== exp/raven ==
==> flow/design.v (excerpt) <==
module measure_sys(
	input            sys_clk,
	input            sys_rst_n,
	input      [7:0] askdemod_data,    
	input      [9:0] fsk_demod,        
	input      [7:0] pskdemod_data,    
	output     [7:0] demod_data,
	output     [7:0] uart_mod_type,
	output    [15:0] uart_demod_fre,
	output     [7:0] uart_mod_depth,
	output reg [7:0] uart_delta_freq
);
For scale: ~12,000 cells after synthesis, ~540 flip-flops, about 76 I/O pins, about 91,000 um2 of cells after synthesis.
==> flow/config.mk <==
export PLATFORM = sky130hd
export DESIGN_NAME = measure_sys
export DESIGN_NICKNAME = measure_sys
export VERILOG_FILES = /design/flow/design.v
export SDC_FILE = /design/flow/constraint.sdc
export NUM_CORES = 4
export LEC_CHECK = 0
export CAP_MARGIN = 15
export CELL_PAD_IN_SITES_GLOBAL_PLACEMENT = 3
export CORE_ASPECT_RATIO = 0.98
export CORE_MARGIN = 9
export CORE_UTILIZATION = 33
export GPL_ROUTABILITY_DRIVEN = 1
export GPL_TIMING_DRIVEN = 0
export HOLD_SLACK_MARGIN = 0.17
export MAX_ROUTING_LAYER = met5
export MIN_ROUTING_LAYER = met2
export PLACE_DENSITY_LB_ADDON = 0.09
export SETUP_SLACK_MARGIN = -1.21
export SLEW_MARGIN = 20
export TNS_END_PERCENT = 60
==> flow/constraint.sdc <==
create_clock -name core_clock -period 50.2 [get_ports {sys_clk}]
set_input_delay 10.0400 -clock core_clock [delete_from_list [all_inputs] [get_ports {sys_clk}]]
set_output_delay 10.0400 -clock core_clock [all_outputs]
set_load 0.01 [all_outputs]
run.sh (not shown) runs the stock make flow with config.mk's settings and CLKGATE_MAP_FILE=.
exp/raven finished every stage; the final checks, however, were not passed, the failures being negative setup slack.
> inputs changed (exp/raven -> exp/delta)
# exp/raven
export LEC_CHECK = 0
export CAP_MARGIN = 15
export CELL_PAD_IN_SITES_GLOBAL_PLACEMENT = 3
export CORE_ASPECT_RATIO = 0.98
export CORE_MARGIN = 9
export CORE_UTILIZATION = 33
export GPL_ROUTABILITY_DRIVEN = 1
export GPL_TIMING_DRIVEN = 0
export HOLD_SLACK_MARGIN = 0.17
export MAX_ROUTING_LAYER = met5
export MIN_ROUTING_LAYER = met2
export PLACE_DENSITY_LB_ADDON = 0.09
export SETUP_SLACK_MARGIN = -1.21
export SLEW_MARGIN = 20
export TNS_END_PERCENT = 60
create_clock -name core_clock -period 50.2 [get_ports {sys_clk}]
# exp/delta
export LEC_CHECK = 0
export CAP_MARGIN = 20
export CORE_MARGIN = 2
export CORE_UTILIZATION = 40
export GPL_ROUTABILITY_DRIVEN = 0
export MAX_ROUTING_LAYER = met4
export SLEW_MARGIN = 20
create_clock -name core_clock -period 100.0 [get_ports {sys_clk}]
==> results <==
- exp/delta: done, clean on timing, DRC and antenna
- On exp/delta: row count is 15 lower than what exp/raven gave.
- Cmp exp/delta vs exp/raven: worst path arrival time higher in exp/delta
- Diff exp/raven and exp/delta: relative area change from synthesis to final layout higher in exp/raven
- exp/raven → exp/delta: post-route fraction of the period consumed by the critical path went down 42 points; utilization went up 3.7 points; net switching component of the power went down 54%.
--- input diff exp/delta..exp/amber ---
# exp/delta
export LEC_CHECK = 0
export CAP_MARGIN = 20
export CORE_MARGIN = 2
export CORE_UTILIZATION = 40
export GPL_ROUTABILITY_DRIVEN = 0
export MAX_ROUTING_LAYER = met4
export SLEW_MARGIN = 20
create_clock -name core_clock -period 100.0 [get_ports {sys_clk}]
# exp/amber
export LEC_CHECK = 0
export CAP_MARGIN = 25
export CELL_PAD_IN_SITES_DETAIL_PLACEMENT = 1
export CORE_ASPECT_RATIO = 0.93
export CORE_MARGIN = 6
export CORE_UTILIZATION = 16
export CTS_CLUSTER_SIZE = 75
export GPL_ROUTABILITY_DRIVEN = 0
export MAX_ROUTING_LAYER = met4
export PLACE_DENSITY_LB_ADDON = 0.27
export SLEW_MARGIN = 10
export TNS_END_PERCENT = 5
create_clock -name core_clock -period 100.0 [get_ports {sys_clk}]
Findings:
- The clock network area share reported for exp/amber is greater than that of exp/delta by 0.15 points.
- Design internal power, exp/amber vs exp/delta: up by a few percent
- When exp/amber is set beside exp/delta, its number of antenna violations at the first check in global routing turns out to be 30 larger.
- Sort exp/amber and exp/delta by critical path data arrival time asc -> top: exp/delta
- exp/amber vs exp/delta: setup slack down in exp/amber
- Cmp exp/amber and exp/delta / global routing usage on met1 / lower: exp/amber
- Summary: worst slew slack as a fraction of its limit, exp/amber better than exp/delta
### exp/amber -> exp/lagoon
# exp/amber
export LEC_CHECK = 0
export CAP_MARGIN = 25
export CELL_PAD_IN_SITES_DETAIL_PLACEMENT = 1
export CORE_ASPECT_RATIO = 0.93
export CORE_MARGIN = 6
export CORE_UTILIZATION = 16
export CTS_CLUSTER_SIZE = 75
export GPL_ROUTABILITY_DRIVEN = 0
export MAX_ROUTING_LAYER = met4
export PLACE_DENSITY_LB_ADDON = 0.27
export SLEW_MARGIN = 10
export TNS_END_PERCENT = 5
create_clock -name core_clock -period 100.0 [get_ports {sys_clk}]
# exp/lagoon
export LEC_CHECK = 0
export CAP_MARGIN = 20
export CORE_MARGIN = 2
export CORE_UTILIZATION = 68
export SLEW_MARGIN = 20
create_clock -name core_clock -period 56.8 [get_ports {sys_clk}]
Results
Part of the power in combinational logic: exp/lagoon > exp/amber. The library cell contributing the largest single delay on the critical path comes out sky130_fd_sc_hd__a2111oi_1 in one run and sky130_fd_sc_hd__a21oi_1 in the other, namely in exp/lagoon and exp/amber respectively. Looking at critical path launch point, the measure_fsk.frequency_counter_inst.N2[2]$_DFFE_PN0P_ result is from exp/lagoon; the measure_fsk.frequency_counter_inst.N2[3]$_DFFE_PN0P_ one comes from exp/amber. met3 global-route usage for exp/lagoon: 3.8 points up relative to exp/amber. exp/lagoon ended with less longest individual stage delay on the worst path than exp/amber. Sequential share of layout area for exp/lagoon: 0.84 points up relative to exp/amber.

========
## wip/harbor
Starting RTL as in the previous note.
==> flow/design.v (excerpt) <==
module measure_sys(
	input            sys_clk,
	input            sys_rst_n,
	input      [7:0] askdemod_data,    
	input      [9:0] fsk_demod,        
	input      [7:0] pskdemod_data,    
	output     [7:0] demod_data,
	output     [7:0] uart_mod_type,
	output    [15:0] uart_demod_fre,
	output     [7:0] uart_mod_depth,
	output reg [7:0] uart_delta_freq
);
==> flow/config.mk <==
export PLATFORM = sky130hd
export DESIGN_NAME = measure_sys
export DESIGN_NICKNAME = measure_sys
export VERILOG_FILES = /design/flow/design.v
export SDC_FILE = /design/flow/constraint.sdc
export NUM_CORES = 4
export LEC_CHECK = 0
export ABC_AREA = 1
export CAP_MARGIN = 20
export CELL_PAD_IN_SITES_DETAIL_PLACEMENT = 0
export CELL_PAD_IN_SITES_GLOBAL_PLACEMENT = 3
export CORE_MARGIN = 2
export CORE_UTILIZATION = 44
export CTS_CLUSTER_DIAMETER = 373
export CTS_CLUSTER_SIZE = 77
export PLACE_DENSITY_LB_ADDON = 0.16
export SETUP_SLACK_MARGIN = 5.0
export SLEW_MARGIN = 20
==> flow/constraint.sdc <==
create_clock -name core_clock -period 65.6 [get_ports {sys_clk}]
set_input_delay 13.1200 -clock core_clock [delete_from_list [all_inputs] [get_ports {sys_clk}]]
set_output_delay 13.1200 -clock core_clock [all_outputs]
set_load 0.01 [all_outputs]
3_1_place_gp_skip_io: wip/harbor exited with error
What wip/cedar does differently from wip/harbor at the input level:
==> flow/config.mk <==
export PLATFORM = sky130hd
export DESIGN_NAME = measure_sys
export DESIGN_NICKNAME = measure_sys
export VERILOG_FILES = /design/flow/design.v
export SDC_FILE = /design/flow/constraint.sdc
export NUM_CORES = 4
export LEC_CHECK = 0
export ABC_AREA = 1
export CAP_MARGIN = 20
export CORE_MARGIN = 2
export CORE_UTILIZATION = 70
export CTS_CLUSTER_DIAMETER = 216
export SLEW_MARGIN = 20
export TNS_END_PERCENT = 5
==> flow/constraint.sdc <==
create_clock -name core_clock -period 35.8 [get_ports {sys_clk}]
set_input_delay 7.1600 -clock core_clock [delete_from_list [all_inputs] [get_ports {sys_clk}]]
set_output_delay 7.1600 -clock core_clock [all_outputs]
set_load 0.01 [all_outputs]
[summary]
wip/cedar got as far as 5_1_grt, where a tool error ended the run.
For share of the yosys chip area belonging to registers, wip/harbor and wip/cedar come out practically identical.
wip/harbor fits on a die that is larger than the die of wip/cedar.
Xor/xnor share of the synthesized area came out exactly the same in wip/cedar and wip/harbor.

========
Setup of v15:
measure_sys again, from the RTL that the note above started with.
Design measure_sys, start of the top module:
module measure_sys(
	input            sys_clk,
	input            sys_rst_n,
	input      [7:0] askdemod_data,    
	input      [9:0] fsk_demod,        
	input      [7:0] pskdemod_data,    
	output     [7:0] demod_data,
	output     [7:0] uart_mod_type,
	output    [15:0] uart_demod_fre,
	output     [7:0] uart_mod_depth,
	output reg [7:0] uart_delta_freq
);
Settings: LEC_CHECK=0, CAP_MARGIN=0, CELL_PAD_IN_SITES_GLOBAL_PLACEMENT=0, CORE_ASPECT_RATIO=0.98, CORE_MARGIN=2, CORE_UTILIZATION=56, GPL_ROUTABILITY_DRIVEN=0, MAX_ROUTING_LAYER=met4, MIN_ROUTING_LAYER=met1, PLACE_DENSITY_LB_ADDON=0.22, SETUP_SLACK_MARGIN=5.0, SLEW_MARGIN=20; clock period 44.5 ns.
v15: all stages done; final checks FAILED (negative setup slack).
Edits applied to the flow inputs when going from v15 to v56:
# v15
export LEC_CHECK = 0
export CAP_MARGIN = 0
export CELL_PAD_IN_SITES_GLOBAL_PLACEMENT = 0
export CORE_ASPECT_RATIO = 0.98
export CORE_MARGIN = 2
export CORE_UTILIZATION = 56
export GPL_ROUTABILITY_DRIVEN = 0
export MAX_ROUTING_LAYER = met4
export MIN_ROUTING_LAYER = met1
export PLACE_DENSITY_LB_ADDON = 0.22
export SETUP_SLACK_MARGIN = 5.0
export SLEW_MARGIN = 20
create_clock -name core_clock -period 44.5 [get_ports {sys_clk}]
# v56
export LEC_CHECK = 0
export ABC_AREA = 1
export CAP_MARGIN = 0
export CELL_PAD_IN_SITES_GLOBAL_PLACEMENT = 0
export CORE_ASPECT_RATIO = 0.71
export CORE_MARGIN = 2
export CORE_UTILIZATION = 70
export CTS_CLUSTER_SIZE = 90
export GPL_ROUTABILITY_DRIVEN = 1
export HOLD_SLACK_MARGIN = 0.29
export MAX_ROUTING_LAYER = met4
export MIN_ROUTING_LAYER = met1
export PLACE_DENSITY_LB_ADDON = 0.22
export SETUP_SLACK_MARGIN = 5.0
export SLEW_MARGIN = 20
create_clock -name core_clock -period 77.3 [get_ports {sys_clk}]
### Flow results
v56: full flow OK, the timing, DRC and antenna checks passed
NOTE: instance tally after logic synthesis in v56 exceeds that of v15
Of v15 and v56, the run reporting the higher global-route usage was v56.
Summary of v56 over v15: worst path buffer plus inverter count grew by 12, post-route standard cell area excluding fillers went down.
v56: sequential share of layout area higher than v15
Inputs modified between v56 and v32:
# v56
export LEC_CHECK = 0
export ABC_AREA = 1
export CAP_MARGIN = 0
export CELL_PAD_IN_SITES_GLOBAL_PLACEMENT = 0
export CORE_ASPECT_RATIO = 0.71
export CORE_MARGIN = 2
export CORE_UTILIZATION = 70
export CTS_CLUSTER_SIZE = 90
export GPL_ROUTABILITY_DRIVEN = 1
export HOLD_SLACK_MARGIN = 0.29
export MAX_ROUTING_LAYER = met4
export MIN_ROUTING_LAYER = met1
export PLACE_DENSITY_LB_ADDON = 0.22
export SETUP_SLACK_MARGIN = 5.0
export SLEW_MARGIN = 20
create_clock -name core_clock -period 77.3 [get_ports {sys_clk}]
# v32
export LEC_CHECK = 0
export CAP_MARGIN = 30
export CELL_PAD_IN_SITES_GLOBAL_PLACEMENT = 0
export CORE_ASPECT_RATIO = 0.98
export CORE_MARGIN = 2
export CORE_UTILIZATION = 71
export GPL_ROUTABILITY_DRIVEN = 0
export MAX_ROUTING_LAYER = met4
export MIN_ROUTING_LAYER = met1
export PLACE_DENSITY_LB_ADDON = 0.22
export SETUP_SLACK_MARGIN = 5.0
export SLEW_MARGIN = 20
create_clock -name core_clock -period 47.1 [get_ports {sys_clk}]
### Flow results
- v32 terminated abnormally: global routing (5_1_grt) reported ODB-0269.
- v32 against v56: register area share after synthesis now sits higher; average footprint of a synthesized cell went up by about 15%; synthesized cell count has decreased; multiplexer area fraction after synthesis increased by 3.2 points relative to the old numbers.
- v32: summed instance area of the synthesized netlist 1300 µm² below v56
- Diff v56 -> v32 | yosys stat cell total | down by more than 10%
- v32 vs. v56: overall die area fell about 3%; cell row count picked up an extra 18; number of gates resized after cts higher; yosys stat chip area shows a reduction of 1300 µm².
Setup changes, v32 to v17
# v32
export LEC_CHECK = 0
export CAP_MARGIN = 30
export CELL_PAD_IN_SITES_GLOBAL_PLACEMENT = 0
export CORE_ASPECT_RATIO = 0.98
export CORE_MARGIN = 2
export CORE_UTILIZATION = 71
export GPL_ROUTABILITY_DRIVEN = 0
export MAX_ROUTING_LAYER = met4
export MIN_ROUTING_LAYER = met1
export PLACE_DENSITY_LB_ADDON = 0.22
export SETUP_SLACK_MARGIN = 5.0
export SLEW_MARGIN = 20
create_clock -name core_clock -period 47.1 [get_ports {sys_clk}]
# v17
export LEC_CHECK = 0
export ABC_AREA = 0
export CAP_MARGIN = 20
export CORE_MARGIN = 2
export CORE_UTILIZATION = 69
export SETUP_SLACK_MARGIN = 5.0
export SLEW_MARGIN = 20
create_clock -name core_clock -period 36.8 [get_ports {sys_clk}]
Results
- Comparing v17 and v32, the lower number of core rows is on v32.
- In the summary table, v17 is marked failed, with error DPL-0033 raised in clock tree synthesis (4_1_cts).
- Yosys-reported design area after synthesis: v17 vs v32 identical
- Looking at die size, v17 sits above v32.
- Number of I/O pins: v17 vs v32 identical
- Compared with v32, v17 shows a minimum setup slack after placement that is 8.32 ns lower.
- Width of the chip (higher): v17
- [compare] base=v32 new=v17: count of mapped cells out of synthesis saw little to no change; floorplan-stage core utilization saw a decrease.
Inputs modified between v17 and v57:
# v17
export LEC_CHECK = 0
export ABC_AREA = 0
export CAP_MARGIN = 20
export CORE_MARGIN = 2
export CORE_UTILIZATION = 69
export SETUP_SLACK_MARGIN = 5.0
export SLEW_MARGIN = 20
create_clock -name core_clock -period 36.8 [get_ports {sys_clk}]
# v57
export LEC_CHECK = 0
export CAP_MARGIN = 20
export CORE_MARGIN = 2
export CORE_UTILIZATION = 40
export SLEW_MARGIN = 20
create_clock -name core_clock -period 90.8 [get_ports {sys_clk}]
## What came out
v57 completed end to end with timing, DRC and antenna clean. From v17 to v57 the numbers moved as follows: share of synthesized registers carrying an async set or reset ~0 delta; area fraction in full adders, half adders and majority gates flat; cell total after placement shows a reduction of about 10%; row count increased by about 30% relative to the old numbers. Synthesized-area fraction occupied by ao, oa, aoi and oai cells: v17 vs v57 identical. v57 — width of the die 31% higher, v17 as reference. Going from v17 to v57, pre-CTS worst setup slack shows an increase of 41.21 ns, routability-driven placement congestion ratio shows a reduction of 11%. Area after synthesis: v57 vs v17 identical. On post-placement cell area: v57 sits below v17. The die used by v57 is larger than the one used by v17.

========
## job 5833
Starting RTL as in the previous note.
clock: 35.1 ns
lec_check: 0
abc_area: 0
cap_margin: 20
core_margin: 2
core_utilization: 70
cts_cluster_diameter: 216
setup_slack_margin: -2.0
slew_margin: 20
Job 5833 is listed as incomplete: the tool reported an error in 5_1_grt and the run ended there.
> inputs changed (job 5833 -> job 1575)
# job 5833
export LEC_CHECK = 0
export ABC_AREA = 0
export CAP_MARGIN = 20
export CORE_MARGIN = 2
export CORE_UTILIZATION = 70
export CTS_CLUSTER_DIAMETER = 216
export SETUP_SLACK_MARGIN = -2.0
export SLEW_MARGIN = 20
create_clock -name core_clock -period 35.1 [get_ports {sys_clk}]
# job 1575
export LEC_CHECK = 0
export ABC_AREA = 1
export CAP_MARGIN = 20
export CORE_MARGIN = 2
export CORE_UTILIZATION = 70
export CTS_CLUSTER_DIAMETER = 216
export SETUP_SLACK_MARGIN = 5.0
export SLEW_MARGIN = 20
create_clock -name core_clock -period 48.9 [get_ports {sys_clk}]
==> results <==
Job 1575: PASS, flow complete, no timing, DRC or antenna violations
Flow for job 5833 halted at 5_1_grt, error code GRT-0116.
Job 1575 vs job 5833: placed wire-length estimate after detailed placement down by more than a quarter
Of job 5833 and job 1575, the higher area of the die belongs to job 1575.
Diff job 1575..job 5833 | level count of the clock H-tree | unchanged
Per the comparison of job 1575 with job 5833, area fraction in compound gates after synthesis -8.8 points; total cell area reported by yosys after synthesis +1.5%.
Re placeable core region: job 5833 and job 1575 aren't equal, and the lower value belongs to job 5833.
On summed instance area of the synthesized netlist: between job 5833 and job 1575, it ends up higher for job 1575.
The following lists how job 3787 was set up differently from job 1575:
# job 1575
export LEC_CHECK = 0
export ABC_AREA = 1
export CAP_MARGIN = 20
export CORE_MARGIN = 2
export CORE_UTILIZATION = 70
export CTS_CLUSTER_DIAMETER = 216
export SETUP_SLACK_MARGIN = 5.0
export SLEW_MARGIN = 20
create_clock -name core_clock -period 48.9 [get_ports {sys_clk}]
# job 3787
export LEC_CHECK = 0
export CAP_MARGIN = 20
export CORE_MARGIN = 2
export CORE_UTILIZATION = 40
export SETUP_SLACK_MARGIN = -2.0
export SLEW_MARGIN = 20
create_clock -name core_clock -period 62.4 [get_ports {sys_clk}]
Results
Job 3787: no failed stages, no open violations at the end
Job 1575 ended up with adder cells as its combinational family with the most area after synthesis; job 3787 ended up with AND-OR/OR-AND gates.
| maximum resistive drop on vdd | job 3787 vs job 1575 | 0.0047 mV lower |
Going from job 1575 to job 3787, final cell count shrinks by 1208.
In job 3787, the fmax came out 29% below the value in job 1575.
Measured against each other, job 1575 and job 3787 differ in detail-routed via count per cell, the lower figure coming from job 3787.
Looking at worst setup path startpoint, the measure_psk.frequency_counter_inst.N2[5] result is from job 1575; the measure_fsk.frequency_counter_inst.N2[3] one comes from job 3787.
Power figures rest on the tool's default switching activity, not on a simulated workload.
